## my_top_architecture
module my_top_architecture (
    input clock,
    input resetn,
    input tunning,  
    input mode_switch,  
    input increment_button,  
    output wire [47:0] segment_out
);
wire [31:0] main_counter;
wire [31:0] seconds_counter;
wire [31:0] minutes_counter;
wire [31:0] hours_counter;
wire enable_seconds_counter;
wire enable_minutes_counter;
wire enable_hours_counter;
wire increment_signal;  
edge_detector edge_detector_inst (
    .clock(clock),
    .resetn(resetn),
    .increment_button(increment_button),
    .tunning(tunning),
    .increment_signal(increment_signal)
);
my_counter #(
    .counter_size(31),
    .counter_limit(32'd999)  
) main_counter_inst (
    .clock(clock),
    .resetn(resetn),
    .enable(1'b1),  
    .counter(main_counter)
);
my_signal_pulse #(
    .signal_period_one(32'd999)  
) my_signal_pulse_inst (
    .clock(clock),
    .resetn(resetn),
    .counter(main_counter),
    .signal_gen(enable_seconds_counter)  
);
my_counter #(
    .counter_size(31),
    .counter_limit(32'd59)  
) seconds_counter_inst (
    .clock(clock),
    .resetn(resetn),
    .enable(enable_seconds_counter && !tunning),  
    .counter(seconds_counter)
);
assign enable_minutes_counter = (enable_seconds_counter && (seconds_counter == 32'd59) && !tunning);
my_counter #(
    .counter_size(31),
    .counter_limit(32'd59)
) minutes_counter_inst (
    .clock(clock),
    .resetn(resetn),
  ...
Size: roughly 2,600 cells after synthesis, about 170 flip-flops, roughly 53 I/O pins, about 0.017 mm2 of cells after synthesis.
clock: 3.5 ns
lec_check: 0
abc_area: 1
cap_margin: 20
core_margin: 2
core_utilization: 61
gpl_routability_driven: 1
max_routing_layer: met5
min_routing_layer: met1
place_density_lb_addon: 0.05
slew_margin: 5
run.sh (not shown) runs the stock make flow with config.mk's settings and CLKGATE_MAP_FILE=.
The first run failed in 5_1_grt.
Rerun with:
- CORE_UTILIZATION: 61 -> 72
- PLACE_DENSITY_LB_ADDON: 0.05 -> 0.2
- SETUP_SLACK_MARGIN: not set -> 0.49
- SLEW_MARGIN: 5 -> 40
- clock period: 3.5 -> 12.6 ns (I/O delays scaled with it)
What happened: Now the flow finished clean. Die area is lower by 15%. Area after synthesis stays the same. Synthesized cell count stays the same.
Rerun with:
- ABC_AREA: 1 -> 0
- CTS_CLUSTER_SIZE: not set -> 22
- PLACE_DENSITY_LB_ADDON: 0.2 -> 0.01
- SETUP_SLACK_MARGIN: 0.49 -> 0.88
- SLEW_MARGIN: 40 -> 5
- clock period: 12.6 -> 3.32 ns (I/O delays scaled with it)
Result: With this change the flow failed in 4_1_cts, error DPL-0038; synthesized cell count came out higher by 20%; synthesized area came out higher by 38%; die size increases by 37%.
Rerun with:
- CAP_MARGIN: 20 -> 5
- CORE_ASPECT_RATIO: not set -> 0.73
- CTS_CLUSTER_DIAMETER: not set -> 197
- CTS_CLUSTER_SIZE: 22 -> 80
- SETUP_SLACK_MARGIN: 0.88 -> 0.96
Outcome: The changed run did not get past 3_5_place_dp; die size stays flat; synthesized area is unchanged; synthesized cell count does not change.
Rerun with:
- ABC_AREA: 0 -> 1
- CAP_MARGIN: 5 -> 20
- CORE_ASPECT_RATIO: 0.73 -> not set
- CORE_UTILIZATION: 72 -> 58
- CTS_CLUSTER_DIAMETER: 197 -> not set
- CTS_CLUSTER_SIZE: 80 -> not set
- PLACE_DENSITY_LB_ADDON: 0.01 -> 0.05
- SETUP_SLACK_MARGIN: 0.96 -> 0.49
- clock period: 3.32 -> 10.7 ns (I/O delays scaled with it)
Result: The changed run completed and failed the layout checks on capacitance limit, slew limit, setup timing; area after synthesis falls by a quarter to a third; die size falls by roughly a tenth; synthesized cell count falls by about a fifth.

---

build 10:
my_top_architecture again, from the RTL that the note above started with.
Settings: LEC_CHECK=0, ABC_AREA=1, CAP_MARGIN=35, CORE_MARGIN=6, CORE_UTILIZATION=16, CTS_CLUSTER_DIAMETER=387, CTS_CLUSTER_SIZE=20, GPL_ROUTABILITY_DRIVEN=0, MAX_ROUTING_LAYER=met5, MIN_ROUTING_LAYER=met1, PLACE_DENSITY=0.52, SETUP_SLACK_MARGIN=-0.95, SLEW_MARGIN=5, TNS_END_PERCENT=15; clock period 10.7 ns.
Build 10: all stages done; final checks FAILED (setup timing).
The following lists how build 46 was set up differently from build 10:
- swapping -0.95 for -0.62 in SETUP_SLACK_MARGIN
- swapping 20 for 72 in CTS_CLUSTER_SIZE
- swapping 0 for 1 in GPL_ROUTABILITY_DRIVEN
- swapping 6 for 2 in CORE_MARGIN
- clearing CTS_CLUSTER_DIAMETER, which used to be 387
- clearing TNS_END_PERCENT, which used to be 15
- swapping 16 for 72 in CORE_UTILIZATION
- swapping 0.52 for 0.66 in PLACE_DENSITY
- swapping 35 for 20 in CAP_MARGIN
- swapping 10.7 for 11.3 in the clock period (ns, I/O delays scaled along)
The layout from build 46, despite a flow that completed every stage, fails the layout checks, with the failing checks listed as setup timing.
Between build 46 and build 10, it is build 46 whose transition at the pin with the smallest max-transition slack is lower, by 0.069 ns.
Final design area excluding fillers, build 10 and build 46: larger value in build 10
--- input diff build 46..build 11 ---
- putting PLACE_DENSITY_LB_ADDON at 0.2 where nothing was set
- swapping -0.62 for 1.36 in SETUP_SLACK_MARGIN
- swapping 72 for 20 in CTS_CLUSTER_SIZE
- swapping 5 for 40 in SLEW_MARGIN
- clearing PLACE_DENSITY, which used to be 0.66
- swapping 11.3 for 12.6 in the clock period (ns, I/O delays scaled along)
### Flow results
Build 11 did not finish; the tool stopped in global routing (5_1_grt) with error GRT-0232. Build 46 → build 11: setup slack at placement +1.19 ns; number of rows in the core area held; area of the chip barely changed; netlist area before placement comparable; post-CTS resize count higher. Area share of fa/ha/maj cells after synthesis: build 46 vs build 11 identical. Cell area reported after detailed placement of build 11 is on par with build 46.
Modified inputs, build 58 compared to build 11
- removing SETUP_SLACK_MARGIN (formerly 1.36)
- changing SLEW_MARGIN from 40 to 20
- removing CTS_CLUSTER_SIZE (formerly 20)
- removing MAX_ROUTING_LAYER (formerly met5)
- removing PLACE_DENSITY_LB_ADDON (formerly 0.2)
- setting PLACE_DENSITY to 0.6 for the first time
- removing GPL_ROUTABILITY_DRIVEN (formerly 1)
- removing MIN_ROUTING_LAYER (formerly met1)
- changing the clock period (ns, I/O delays scaled along) from 12.6 to 21.0
## What came out
Comparing build 58 against build 11, there is no change at all in synthesized area. In the reports for build 11 and build 58, the smaller half-perimeter wire length of the detailed placement result belongs to build 58. Build 58: done, clean on timing, DRC and antenna. Re number of ports placed on the die boundary: no difference whatsoever between build 11 and build 58. Delta (build 58 minus build 11): total cells reported by yosys after synthesis comparable, setup slack at placement now larger, final weighted congestion of routability-driven global placement now larger. Reported for build 11 and build 58, average instance area after synthesis turned out identical to the last digit. Re total instance count after detailed placement: no difference whatsoever between build 11 and build 58. On instance area after placement, build 11 and build 58 are neck and neck. Status: number of distinct library cells after synthesis parity (build 58, build 11). Measured against each other, build 11 and build 58 differ in post-cts gate resize count, the higher figure coming from build 11.
#### Input delta (build 42 over build 58)
- setting CTS_CLUSTER_DIAMETER to 98 for the first time
- changing the clock period (ns, I/O delays scaled along) from 21.0 to 10.3
Notes after the runs:
Build 42 -> build 58: compound-cell area share of the yosys netlist flat. Comparing build 42 against build 58, there is no change at all in count of boundary I/O pins. The remaining runs in build 58 and build 42 completed every stage, whereas build 42 halted early. Build 42 does worse than build 58 on setup slack at placement.

---

## alpha
Starting RTL as in the previous note.
Settings: LEC_CHECK=0, ABC_AREA=1, CAP_MARGIN=0, CELL_PAD_IN_SITES_DETAIL_PLACEMENT=2, CORE_MARGIN=6, CORE_UTILIZATION=34, CTS_CLUSTER_SIZE=75, GPL_ROUTABILITY_DRIVEN=0, MAX_ROUTING_LAYER=met5, MIN_ROUTING_LAYER=met1, PLACE_DENSITY_LB_ADDON=0.05, SETUP_SLACK_MARGIN=0.49, SLEW_MARGIN=5, TNS_END_PERCENT=20; clock period 14.4 ns.
For beta, these inputs were changed with respect to alpha:
Settings: CTS_CLUSTER_SIZE now 20, was 75; CELL_PAD_IN_SITES_DETAIL_PLACEMENT no longer set, was 2; SETUP_SLACK_MARGIN now -0.95, was 0.49; TNS_END_PERCENT now 15, was 20; CORE_UTILIZATION now 38, was 34; CAP_MARGIN now 35, was 0; CTS_CLUSTER_DIAMETER now 387, previously not set; the clock period (ns, I/O delays scaled along) now 10.7, was 14.4.
==> comparison <==
The flow did not stop early for alpha: all stages ran, and the layout cleared the timing, design-rule and antenna checks. | beta | all stages done | FAIL | negative setup slack |. Diff alpha -> beta: buffer share of cell area climbed 5.0 points.
Edits applied to the flow inputs when going from beta to gamma:
Settings: CTS_CLUSTER_DIAMETER: 387 -> unset; CORE_MARGIN: 6 -> 2; TNS_END_PERCENT: 15 -> unset; SETUP_SLACK_MARGIN: -0.95 -> -0.51; CAP_MARGIN: 35 -> 20; CTS_CLUSTER_SIZE: 20 -> 73; CORE_UTILIZATION: 38 -> 72; GPL_ROUTABILITY_DRIVEN: 0 -> 1.
Findings:
- Diff beta -> gamma | number of rows created at floorplan | decrease of 21
- Seen in the log of gamma: ODB-0269 during global routing (5_1_grt), after which the run never completed.
- Summary of gamma over beta: die extent in y went down; sum of net half-perimeters after detailed placement went down.
- Chip area, gamma and beta, lower one = gamma.
- Reported for gamma and beta, area fraction in compound gates turned out identical to the last digit.
> inputs changed (gamma -> delta)
Settings: CTS_CLUSTER_SIZE now 93, was 73; TNS_END_PERCENT now 15, previously not set; CORE_UTILIZATION now 38, was 72; CAP_MARGIN now 35, was 20; CORE_MARGIN now 6, was 2; CTS_CLUSTER_DIAMETER now 387, previously not set; GPL_ROUTABILITY_DRIVEN now 0, was 1; HOLD_SLACK_MARGIN now 0.3, previously not set; SETUP_SLACK_MARGIN now -0.95, was -0.51; CORE_ASPECT_RATIO now 0.5, previously not set.
Going from gamma to delta, post-place instance area saw an increase; total number of H-tree levels about even; chip area in the Yosys report shows no meaningful change; number of rows in the core area fell 2. Re cell count after synthesis: no difference whatsoever between delta and gamma. Total half-perimeter wirelength after legalization and detailed placement: lower on gamma. The final report for delta shows a completed flow and a layout that fails verification, specifically negative setup slack. Taking gamma over delta, the die area ratio works out to 0.49. Summary of delta over gamma: number of storage elements in the synthesis netlist comparable, starting utilization of the core area lower, number of instances resized during post-cts repair decreased by 15 relative to the old numbers, cell count after placement went up by about 12%.
--- input diff delta..epsilon ---
Settings: removing PLACE_DENSITY_LB_ADDON (formerly 0.05); removing CORE_ASPECT_RATIO (formerly 0.5); changing CORE_UTILIZATION from 38 to 58; changing CTS_CLUSTER_SIZE from 93 to 97; removing HOLD_SLACK_MARGIN (formerly 0.3).
## What came out
Across delta and epsilon, no clean finish was achieved.
Completing all stages was not enough for epsilon: its layout failed the final checks because of negative setup slack.
Taking delta as the reference, in epsilon clock-buffer cell count flat; global-route usage up 7.4 points; period utilization up 1.9 points; synthesis-to-layout area growth down 5.2 points.
Setup slack of the critical path after layout was lower in the run labelled epsilon.
Diff delta -> epsilon: first-iteration DRC count climbed 3; number of antenna violations at the first check in global routing decreased 1.

---

my_top_architecture again, from the RTL that the note above started with.
Settings: LEC_CHECK=0, ABC_AREA=1, CAP_MARGIN=20, CORE_MARGIN=2, CORE_UTILIZATION=72, PLACE_DENSITY=0.36, SLEW_MARGIN=20, TNS_END_PERCENT=15; clock period 8.45 ns.
The starting point ended with an error in 5_1_grt (GRT-0232).
Change:
- CORE_UTILIZATION: 72 -> 66
- PLACE_DENSITY: 0.36 -> 0.6
- TNS_END_PERCENT: 15 -> not set
- clock period: 8.45 -> 12.0 ns (I/O delays scaled with it)
After rerunning:
- With this change the flow finished with timing, DRC and antenna clean
- synthesized cell count stays the same
- die area increases by 8.9%
- area after synthesis stays the same
Change:
- ABC_AREA: 1 -> not set
- CORE_UTILIZATION: 66 -> 40
=> Setup slack loses 0.37 ns. Worst hold slack is worse by 0.035 ns. Final area increases by a quarter to a third. Core utilization is lower by 33 points. Die size went up by well over a third. Sequential share of layout area fell by 5.4 points. Maximum frequency drops by a few percent.
Change:
- CORE_UTILIZATION: 40 -> 64
- clock period: 12.0 -> 14.4 ns (I/O delays scaled with it)
The changed run completed with no timing, DRC or antenna violations.
Worst setup slack gets better by 0.58 ns.
Utilization grows by 20 points.
Final cell count decreases by 11%.
Routed wire length came out lower by 9.5%.
Final area is lower by 9.1%.
Die area falls by 37%.
Via count came out lower by 2.1%.
Count of clock-buffer cells in the layout came out higher by 4.
Register-to-register slack is better by 0.58 ns.

---

== build 93 ==
my_top_architecture again, from the RTL that the note above started with.
Settings: LEC_CHECK=0, CAP_MARGIN=20, CORE_MARGIN=2, CORE_UTILIZATION=66, CTS_CLUSTER_DIAMETER=220, SLEW_MARGIN=20; clock period 12.1 ns.
Here is what was changed in the inputs of build 23 compared with build 93.
--- a/flow/config.mk
+++ b/flow/config.mk
@@ -10,3 +10,5 @@
 export CORE_UTILIZATION = 66
-export CTS_CLUSTER_DIAMETER = 220
+export CTS_CLUSTER_DIAMETER = 400
+export CTS_CLUSTER_SIZE = 99
+export PLACE_DENSITY = 0.6
 export SLEW_MARGIN = 20
==> flow/constraint.sdc <==
create_clock -name core_clock -period 15.0 [get_ports {clock}]
set_input_delay 3.0000 -clock core_clock [delete_from_list [all_inputs] [get_ports {clock}]]
set_output_delay 3.0000 -clock core_clock [all_outputs]
set_load 0.01 [all_outputs]
Notes after the runs:
Number of instances in the synthesized netlist came out exactly the same in build 93 and build 23. Build 93 → build 23: count of multi-input gates was more or less identical; setup slack shows an increase of 0.58 ns; clock-buffer cell count has increased. Compared with build 93, in build 23 number of ordinary and repair buffers in the finished layout went down by 72%; sequential share of layout area went up by 1.4 points; final worst-path cycle share went down by 3.1 points; first-pass GRT wire length went down by 3900 um. Build 23 vs. build 93: via count of the first global-routing pass went down by 924.
Changes in build 67 relative to build 23:
--- a/flow/config.mk
+++ b/flow/config.mk
@@ -7,6 +7,7 @@
 export LEC_CHECK = 0
+export ABC_AREA = 1
 export CAP_MARGIN = 20
 export CORE_MARGIN = 2
-export CORE_UTILIZATION = 66
-export CTS_CLUSTER_DIAMETER = 400
+export CORE_UTILIZATION = 41
+export CTS_CLUSTER_DIAMETER = 149
 export CTS_CLUSTER_SIZE = 99
- Largest family of logic cells by area: AND-OR/OR-AND gates -> build 23, simple AND/OR/NAND/NOR gates -> build 67
- Looking at timing startpoint of the critical path, the minutes_counter_inst.counter[30]$_DFFE_PN0P_ result is from build 67; the seconds_counter_inst.counter[29]$_DFFE_PN0P_ one comes from build 23.
- Build 67 vs build 23 on met1 routed wirelength after detailed routing: build 67 is the lower one.
- Changes observed in build 67 relative to build 23: final worst-path setup slack went up by 2.45 ns; post-synthesis cell area went down by 27%.
Input-level comparison between build 91 and build 67:
--- a/flow/config.mk
+++ b/flow/config.mk
@@ -7,9 +7,9 @@
 export LEC_CHECK = 0
-export ABC_AREA = 1
 export CAP_MARGIN = 20
+export CORE_ASPECT_RATIO = 1.05
 export CORE_MARGIN = 2
-export CORE_UTILIZATION = 41
-export CTS_CLUSTER_DIAMETER = 149
-export CTS_CLUSTER_SIZE = 99
+export CORE_UTILIZATION = 40
+export CTS_CLUSTER_DIAMETER = 393
 export PLACE_DENSITY = 0.6
 export SLEW_MARGIN = 20
+export TNS_END_PERCENT = 45
Notes after the runs:
Build 91 closes out successfully: all stages finished, all timing, DRC and antenna checks passed.
Relative to build 67, area of the synthesized netlist per yosys stat increased by 0.0064 mm2 in build 91.
Comparing area enclosed by the die boundary for build 91 and build 67, the smaller number came from build 67.
Of the two values seen for critical path launch point, minutes_counter_inst.counter[30]$_DFFE_PN0P_ was produced by build 67 and seconds_counter_inst.counter[31]$_DFFE_PN0P_ by build 91.
NOTE: placement-stage worst setup slack in build 91 falls short of that of build 67
Going from build 67 to build 91, cell count after synthesis grew by more than 10%.
Post-synthesis to final-layout area growth in build 91 is 5.0 points lower than in build 67
Input changes introduced in build 31 (baseline for comparison: build 91):
--- a/flow/config.mk
+++ b/flow/config.mk
@@ -8,8 +8,6 @@
 export CAP_MARGIN = 20
-export CORE_ASPECT_RATIO = 1.05
+export CORE_ASPECT_RATIO = 1.47
 export CORE_MARGIN = 2
-export CORE_UTILIZATION = 40
-export CTS_CLUSTER_DIAMETER = 393
-export PLACE_DENSITY = 0.6
+export CORE_UTILIZATION = 69
+export SETUP_SLACK_MARGIN = -1.21
 export SLEW_MARGIN = 20
-export TNS_END_PERCENT = 45
[summary]
- Number of hold violations in the final report: build 91 vs build 31 identical
- The setup slack of build 31 is smaller than that of build 91.
- Relative to build 91, the final cell area reported for build 31 is lower.
- Re non-clock buffer count: build 91 and build 31 aren't equal, and the higher value belongs to build 91.
